wip/zinc:
## axi_gpio
module axi_gpio #(
    parameter int N_GPIOS = 32,
    parameter int AXI_ADDR_WIDTH = 12,
    parameter int AXI_DATA_WIDTH = 32
)(
   input aclk,
   input aresetn, 
   input  logic [N_GPIOS-1:0] gpio_in_raw ,
   output logic [N_GPIOS-1:0] gpio_out,
   output logic irq,  
   output logic arready,
   input logic [AXI_ADDR_WIDTH-1:0] araddr,
   input logic arvalid,
   output logic [AXI_DATA_WIDTH-1:0] rdata,
   output logic [1:0] rresp,
   output logic rvalid,
   input logic rready,
   input logic wvalid,
   output logic wready,
   input logic [AXI_DATA_WIDTH-1:0] wdata,
   input logic [AXI_DATA_WIDTH/8-1:0] wstrb,
   input logic bready,
   output logic bvalid,
   output logic [1:0] bresp,
   output logic awready,
   input logic [AXI_ADDR_WIDTH-1:0] awaddr,
   input logic awvalid
);
Size: about 800 flip-flops, about 170 I/O pins.
clock: 5.0 ns
lec_check: 0
cap_margin: 20
core_margin: 2
core_utilization: 40
cts_cluster_diameter: 230
setup_slack_margin: 1.48
slew_margin: 20
run.sh (not shown) runs the stock make flow with config.mk's settings and CLKGATE_MAP_FILE=.
The flow did not stop early for wip/zinc: all stages ran, and the layout cleared the timing, DRC and antenna checks.
Edits applied to the flow inputs when going from wip/zinc to wip/fjord:
- clearing SETUP_SLACK_MARGIN, which used to be 1.48
- swapping 40 for 71 in CORE_UTILIZATION
- putting CTS_CLUSTER_SIZE at 33 where nothing was set
- clearing CTS_CLUSTER_DIAMETER, which used to be 230
- swapping 5.0 for 2.38 in the clock period (ns, I/O delays scaled along)
## What came out
wip/fjord ran in full, but the layout does not pass; the checks complain about negative setup slack. Of wip/fjord and wip/zinc, the lower global-route usage belongs to wip/zinc. The biggest area consumer among cell classes comes out multi-input combinational cells in one run and registers in the other, namely in wip/fjord and wip/zinc respectively. Largest net degree at the start of global routing was lower in the run labelled wip/fjord. Per the comparison of wip/fjord with wip/zinc, area added between synthesis and finish went up; utilization went up; relative contribution of the clock network to total power lower.
Input changes introduced in wip/xenon (baseline for comparison: wip/fjord):
- CTS_CLUSTER_SIZE: 33 -> unset
- CORE_UTILIZATION: 71 -> 60
- the clock period (ns, I/O delays scaled along): 2.38 -> 2.2
[summary]
Diff wip/fjord and wip/xenon: net switching fraction of the power lower in wip/fjord
Compared with wip/fjord, wip/xenon shows a number of clock buffers in the layout that is 4.0% higher.
Between wip/fjord and wip/xenon, routed wire length decreased.
To summarise wip/xenon: no stage aborted, but the layout did not pass its checks, failing on negative setup slack.
Layout overhead on the synthesized area: wip/xenon vs wip/fjord up 7.9 points
When wip/xenon is set beside wip/fjord, its maximum resistive drop on vdd turns out to be 0.12 mV smaller.
In the flow results for wip/fjord and wip/xenon, the via density per instance is smaller on wip/xenon.
Type of the setup path with the least slack = flop to flop: wip/fjord; type of the setup path with the least slack = flop to output port: wip/xenon
Measured against wip/xenon, the final area of wip/fjord comes out at 0.941 times the reference value.
The normalized max-slew margin reported for wip/xenon is smaller than that of wip/fjord by 29 points.
### wip/xenon -> wip/harbor
- an added CTS_CLUSTER_SIZE of 33
- an added PLACE_DENSITY of 0.95
- a change of CORE_UTILIZATION from 60 to 71
- a change of the clock period (ns, I/O delays scaled along) from 2.2 to 1.95
==> comparison <==
Of wip/harbor and wip/xenon, only wip/harbor never reached the final stage.
wip/harbor did not finish; a tool error ended it in global routing (5_1_grt).
Diff wip/harbor..wip/xenon | area fraction in mux cells | negligible
NOTE: die extent in x in wip/harbor falls short of that of wip/xenon
Looking at wip/harbor and wip/xenon, the proportion of synthesized chip area in sequential cells is a wash.
Delta (wip/harbor minus wip/xenon): vertical die size decreased about 8%; number of core rows decreased 7.
Die area on wip/harbor is ahead of wip/xenon.
Summary — standard cell core area, wip/harbor relative to wip/xenon: lower, by 15%.
From wip/harbor to wip/xenon, simple-gate portion of the synthesized area did not move at all.
Sort wip/harbor and wip/xenon by starting density of the core, ascending, and wip/xenon comes first.
diff inputs: wip/harbor => wip/sierra
- SETUP_SLACK_MARGIN newly set to 1.0
- PLACE_DENSITY removed (was 0.95)
- CORE_UTILIZATION changed from 71 to 57
- CTS_CLUSTER_SIZE removed (was 33)
- the clock period (ns, I/O delays scaled along) changed from 1.95 to 3.75
### Flow results
wip/sierra was carried through to the last stage, and its layout satisfied the timing, DRC and antenna checks.
On die area, the higher figure sits with wip/sierra, not wip/harbor.
From wip/harbor to wip/sierra the numbers moved as follows: placed cell count dropped 2.5%; total clock buffers created by CTS climbed 5.

========
== job 3505 ==
Starting RTL as in the previous note.
// axi_gpio
module axi_gpio #(
    parameter int N_GPIOS = 32,
    parameter int AXI_ADDR_WIDTH = 12,
    parameter int AXI_DATA_WIDTH = 32
)(
   input aclk,
   input aresetn, 
   input  logic [N_GPIOS-1:0] gpio_in_raw ,
   output logic [N_GPIOS-1:0] gpio_out,
   output logic irq,  
   output logic arready,
   input logic [AXI_ADDR_WIDTH-1:0] araddr,
   input logic arvalid,
   output logic [AXI_DATA_WIDTH-1:0] rdata,
   output logic [1:0] rresp,
   output logic rvalid,
   input logic rready,
   input logic wvalid,
   output logic wready,
   input logic [AXI_DATA_WIDTH-1:0] wdata,
   input logic [AXI_DATA_WIDTH/8-1:0] wstrb,
   input logic bready,
   output logic bvalid,
   output logic [1:0] bresp,
   output logic awready,
   input logic [AXI_ADDR_WIDTH-1:0] awaddr,
   input logic awvalid
);
Settings: LEC_CHECK=0, CAP_MARGIN=15, CORE_MARGIN=2, CORE_UTILIZATION=68, CTS_CLUSTER_SIZE=21, SETUP_SLACK_MARGIN=0.55, SLEW_MARGIN=20, TNS_END_PERCENT=5; clock period 2.12 ns.
From the logs: job 3505 reached the end of the flow and failed the layout checks with setup timing.
> inputs changed (job 3505 -> job 3086)
# job 3505
export LEC_CHECK = 0
export CAP_MARGIN = 15
export CORE_MARGIN = 2
export CORE_UTILIZATION = 68
export CTS_CLUSTER_SIZE = 21
export SETUP_SLACK_MARGIN = 0.55
export SLEW_MARGIN = 20
export TNS_END_PERCENT = 5
create_clock -name core_clock -period 2.12 [get_ports {aclk}]
# job 3086
export LEC_CHECK = 0
export CAP_MARGIN = 15
export CORE_MARGIN = 2
export CORE_UTILIZATION = 72
export CTS_CLUSTER_SIZE = 21
export HOLD_SLACK_MARGIN = 0.29
export SETUP_SLACK_MARGIN = -0.2
export SLEW_MARGIN = 20
create_clock -name core_clock -period 2.15 [get_ports {aclk}]
==> results <==
For job 3086, the flow was terminated by a tool error in global routing and produced no final design. Between job 3086 and job 3505, it is job 3086 whose detailed placer's ending HPWL is higher, by 3.4%. Compared with job 3505, in job 3086 final weighted congestion in routability-driven placement rose about 3%; synthesized area about even; synthesized-area fraction occupied by and/or/nand/nor cells about even; area enclosed by the die boundary fell 3300 sq um. On number of cells upsized or downsized after cts: job 3086 sits below job 3505. Cell area reported after detailed placement (higher): job 3086. Job 3086 vs job 3505: initial standard-cell utilization of the core up. [compare] base=job 3505 new=job 3086: horizontal extent of the die shows a reduction of 2.8%; number of rows created at floorplan decreased 3.
--- input diff job 3086..job 4035 ---
# job 3086
export LEC_CHECK = 0
export CAP_MARGIN = 15
export CORE_MARGIN = 2
export CORE_UTILIZATION = 72
export CTS_CLUSTER_SIZE = 21
export HOLD_SLACK_MARGIN = 0.29
export SETUP_SLACK_MARGIN = -0.2
export SLEW_MARGIN = 20
create_clock -name core_clock -period 2.15 [get_ports {aclk}]
# job 4035
export LEC_CHECK = 0
export CAP_MARGIN = 20
export CORE_MARGIN = 2
export CORE_UTILIZATION = 70
export CTS_CLUSTER_SIZE = 24
export SLEW_MARGIN = 20
create_clock -name core_clock -period 4.09 [get_ports {aclk}]
## What came out
Job 4035 finished every stage and its layout cleared the timing, DRC and antenna checks.
Job 4035 -> job 3086: number of sinks driven by the clock tree delta 0, exact match
Lower floorplan utilization goes to job 4035 over job 3086.
Per the comparison of job 4035 with job 3086, adder-cell area share of the yosys netlist shows no meaningful change; placement-stage cell area went down 2600 sq um; post-cts sizing count moved down; die area now sits higher; final estimated routing congestion in global placement has increased.
Taking job 3086 as the reference, in job 4035 x dimension of the die higher; quantity of hold-fixing buffers added after cts lower.
[inputs] job 5462 vs job 4035
# job 4035
export LEC_CHECK = 0
export CAP_MARGIN = 20
export CORE_MARGIN = 2
export CORE_UTILIZATION = 70
export CTS_CLUSTER_SIZE = 24
export SLEW_MARGIN = 20
create_clock -name core_clock -period 4.09 [get_ports {aclk}]
# job 5462
export LEC_CHECK = 0
export CAP_MARGIN = 20
export CORE_MARGIN = 2
export CORE_UTILIZATION = 43
export SLEW_MARGIN = 20
create_clock -name core_clock -period 3.82 [get_ports {aclk}]
==> results <==
- No stage failed in job 5462, and the final checks on the layout all came back clean.
- Delta (job 5462 minus job 4035): final standard cell area without fillers up about 2%, non-clock buffer count increased 18, pin count of the biggest net entering global routing up 6.5%, power drawn by the combinational cells rose by about 13%, setup slack at placement decreased by 160 ps relative to the old numbers.
- Compared with job 4035, count of nets after finishing in job 5462 increased slightly.
- Summary of job 5462 over job 4035: via total after detailed routing went down; required time of the worst setup path -210 ps.
What job 9644 does differently from job 5462 at the input level:
# job 5462
export LEC_CHECK = 0
export CAP_MARGIN = 20
export CORE_MARGIN = 2
export CORE_UTILIZATION = 43
export SLEW_MARGIN = 20
create_clock -name core_clock -period 3.82 [get_ports {aclk}]
# job 9644
export LEC_CHECK = 0
export CAP_MARGIN = 20
export CORE_MARGIN = 2
export CORE_UTILIZATION = 70
export CTS_CLUSTER_SIZE = 15
export SLEW_MARGIN = 20
create_clock -name core_clock -period 2.57 [get_ports {aclk}]
Findings:
No crash in job 9644: every stage finished, but the layout fails its final checks due to setup timing.
Comparing job 5462 and job 9644, non-clock buffer count in the final layout is lower on job 5462.
Delta (job 9644 minus job 5462): height of the die went down by about 21%; final routed wirelength across all metal layers went up by 4.1 mm.
Run comparison: job 9644 cell with the biggest individual delay on the critical path or4_4; job 5462 cell with the biggest individual delay on the critical path or4_1
Of job 9644 and job 5462, it is job 9644 that has the lower insertion delay at the late pin of the worst-skew pair.
Going from job 5462 to job 9644, met1 layer wirelength in the final routing lower; worst reg-to-reg path cell count higher.
[inputs] job 265 vs job 9644
# job 9644
export LEC_CHECK = 0
export CAP_MARGIN = 20
export CORE_MARGIN = 2
export CORE_UTILIZATION = 70
export CTS_CLUSTER_SIZE = 15
export SLEW_MARGIN = 20
create_clock -name core_clock -period 2.57 [get_ports {aclk}]
# job 265
export LEC_CHECK = 0
export CAP_MARGIN = 15
export CORE_MARGIN = 2
export CORE_UTILIZATION = 68
export CTS_CLUSTER_SIZE = 21
export SETUP_SLACK_MARGIN = -0.2
export SLEW_MARGIN = 20
create_clock -name core_clock -period 2.12 [get_ports {aclk}]
Notes after the runs:
- Job 265 completed end to end; final checks failed (setup timing).
- Row count was higher in the run labelled job 265.
- Delta (job 265 minus job 9644): design area higher, leakage dissipation higher, final total negative setup slack lower, die size higher.
- Changes observed in job 265 relative to job 9644: combinational-cell power consumption saw an increase, power per cell area saw an increase, cell count saw an increase.
Power figures rest on the tool's default switching activity, not on a simulated workload.
